v37:
## Processor
module Processor(
    input wire clk,
    input wire rst,
    input wire [15:0] instruction,
    output reg [4:0] pc,
    output wire [31:0] result,
    output wire [31:0] data_1,
    output wire [31:0] data_2
);
For scale: roughly 120 I/O pins.
==> flow/config.mk <==
export PLATFORM = sky130hd
export DESIGN_NAME = Processor
export DESIGN_NICKNAME = Processor
export VERILOG_FILES = /design/flow/design.v
export SDC_FILE = /design/flow/constraint.sdc
export NUM_CORES = 4
export LEC_CHECK = 0
export CAP_MARGIN = 20
export CORE_MARGIN = 2
export CORE_UTILIZATION = 65
export MAX_ROUTING_LAYER = met4
export SETUP_SLACK_MARGIN = 3.42
export SLEW_MARGIN = 20
==> flow/constraint.sdc <==
create_clock -name core_clock -period 11.5 [get_ports {clk}]
set_input_delay 2.3000 -clock core_clock [delete_from_list [all_inputs] [get_ports {clk}]]
set_output_delay 2.3000 -clock core_clock [all_outputs]
set_load 0.01 [all_outputs]
run.sh (not shown) runs the stock make flow with config.mk's settings and CLKGATE_MAP_FILE=.
Tool error GRT-0183 stopped v37 during global routing; no final results.
#### Input delta (v6 over v37)
Settings: clearing SETUP_SLACK_MARGIN, which used to be 3.42; clearing MAX_ROUTING_LAYER, which used to be met4; swapping 65 for 40 in CORE_UTILIZATION; swapping 11.5 for 20.7 in the clock period (ns, I/O delays scaled along).
==> comparison <==
- Both conditions hold for v6: the flow ran to the end and the final layout passed the timing, design-rule and antenna checks.
- In the tables for v6 and v37, post-detailed-placement half-perimeter wirelength reads lower with v6.
- Compared with v37, in v6 worst-case setup slack after placement higher, routability-driven placement congestion ratio -0.15, buffers inserted during post-CTS setup optimization saw a decrease, horizontal die dimension saw an increase, share of the core filled by cells before placement fell by 25 points.
- Post-cts repair resize count down 433 in v6 wrt v37
- For area fraction in full adders, half adders and majority gates, v37 and v6 come out practically identical.
- v37 -> v6: xor/xnor share of the synthesized area delta 0, exact match
- Delta(number of buffers created by CTS, v6 - v37) > 0
[inputs] v20 vs v6
Settings: an added SETUP_SLACK_MARGIN of -1.15; a change of CORE_UTILIZATION from 40 to 68; an added CTS_CLUSTER_SIZE of 39; an added MAX_ROUTING_LAYER of met4; a change of the clock period (ns, I/O delays scaled along) from 20.7 to 11.5.
--- outcome ---
v20 did not finish; the tool stopped in global routing with error ODB-0269.
Note that the HPWL after detailed placement recorded for v6 amounts to 0.825 times the value seen in v20.
Compared with v6, number of placed instances with taps included in v20 decreased by a few percent.
v20 vs. v6: starting density of the core increased 28 points; placer's final routability congestion estimate higher.
What v23 does differently from v20 at the input level:
Settings: swapping -1.15 for 2.53 in SETUP_SLACK_MARGIN; swapping 68 for 40 in CORE_UTILIZATION; clearing MAX_ROUTING_LAYER, which used to be met4; clearing CTS_CLUSTER_SIZE, which used to be 39; swapping 11.5 for 12.9 in the clock period (ns, I/O delays scaled along).
Results
v20 did not make it past global routing, where a tool error ended it.
In v23 the implementation completed, yet the final layout does not meet the checks, the culprit being setup timing.
Placed wire-length estimate delta for v23 relative to v20: 5.8% lower
Going from v20 to v23, the number of cells after detailed placement was found to have gone up by 641.
Reported for v20 and v23, CTS H-tree depth turned out identical to the last digit.
What v20 reported for post-cts sizing count has to be multiplied by 7.4 to get the figure for v23.
Placer congestion estimate (v23 over v20): decrease, 0.097
Compared with v20, v23 shows cell area reported after detailed placement higher by about 3.4%.
v23 vs v20: core outline area up by more than half
Die: v23 bigger than v20
The run showing the smaller number of placement rows is v20.

---

== ember ==
Starting RTL as in the previous note.
clock: 11.8 ns
lec_check: 0
abc_area: 0
cap_margin: 20
core_margin: 2
core_utilization: 72
cts_cluster_diameter: 365
cts_cluster_size: 99
place_density: 0.37
slew_margin: 20
tns_end_percent: 10
No final results exist for ember, since it was stopped by error GRT-0116 during 5_1_grt.
The following lists how quartz was set up differently from ember:
# ember
export LEC_CHECK = 0
export ABC_AREA = 0
export CAP_MARGIN = 20
export CORE_MARGIN = 2
export CORE_UTILIZATION = 72
export CTS_CLUSTER_DIAMETER = 365
export CTS_CLUSTER_SIZE = 99
export PLACE_DENSITY = 0.37
export SLEW_MARGIN = 20
export TNS_END_PERCENT = 10
create_clock -name core_clock -period 11.8 [get_ports {clk}]
# quartz
export LEC_CHECK = 0
export CAP_MARGIN = 20
export CORE_MARGIN = 2
export CORE_UTILIZATION = 72
export CTS_CLUSTER_SIZE = 50
export PLACE_DENSITY = 0.64
export SETUP_SLACK_MARGIN = -1.15
export SLEW_MARGIN = 20
create_clock -name core_clock -period 11.5 [get_ports {clk}]
### Flow results
quartz: GRT-0116 in 5_1_grt -> run aborted. Taking quartz as 1.0, ember lands at 1.6 on post-cts repair resize count. [compare] base=ember new=quartz: worst-case setup slack after placement shows an increase of 14 ps; tally of unique sky130hd cells used after synthesis has remained practically unchanged. Comparing placed wire-length estimate for ember and quartz, the smaller number came from quartz.
The inputs of harbor differ from those of quartz as listed below.
# quartz
export LEC_CHECK = 0
export CAP_MARGIN = 20
export CORE_MARGIN = 2
export CORE_UTILIZATION = 72
export CTS_CLUSTER_SIZE = 50
export PLACE_DENSITY = 0.64
export SETUP_SLACK_MARGIN = -1.15
export SLEW_MARGIN = 20
create_clock -name core_clock -period 11.5 [get_ports {clk}]
# harbor
export LEC_CHECK = 0
export ABC_AREA = 1
export CAP_MARGIN = 20
export CORE_MARGIN = 2
export CORE_UTILIZATION = 32
export SLEW_MARGIN = 20
create_clock -name core_clock -period 25.0 [get_ports {clk}]
==> comparison <==
quartz ended up with adder cells as its dominant kind of combinational cell; harbor ended up with simple AND/OR/NAND/NOR gates. Side by side, cell count after placement turned out higher in harbor than in quartz. Sort quartz and harbor by mean post-synth cell area, descending, and quartz comes first. Synthesized area of harbor exceeds that of quartz by more than 10%. harbor — cell count listed in synth_stat.txt 62% higher, quartz as reference. harbor vs quartz: post-synthesis compound-gate area fraction up. harbor: flow completed, timing, DRC and antenna clean.
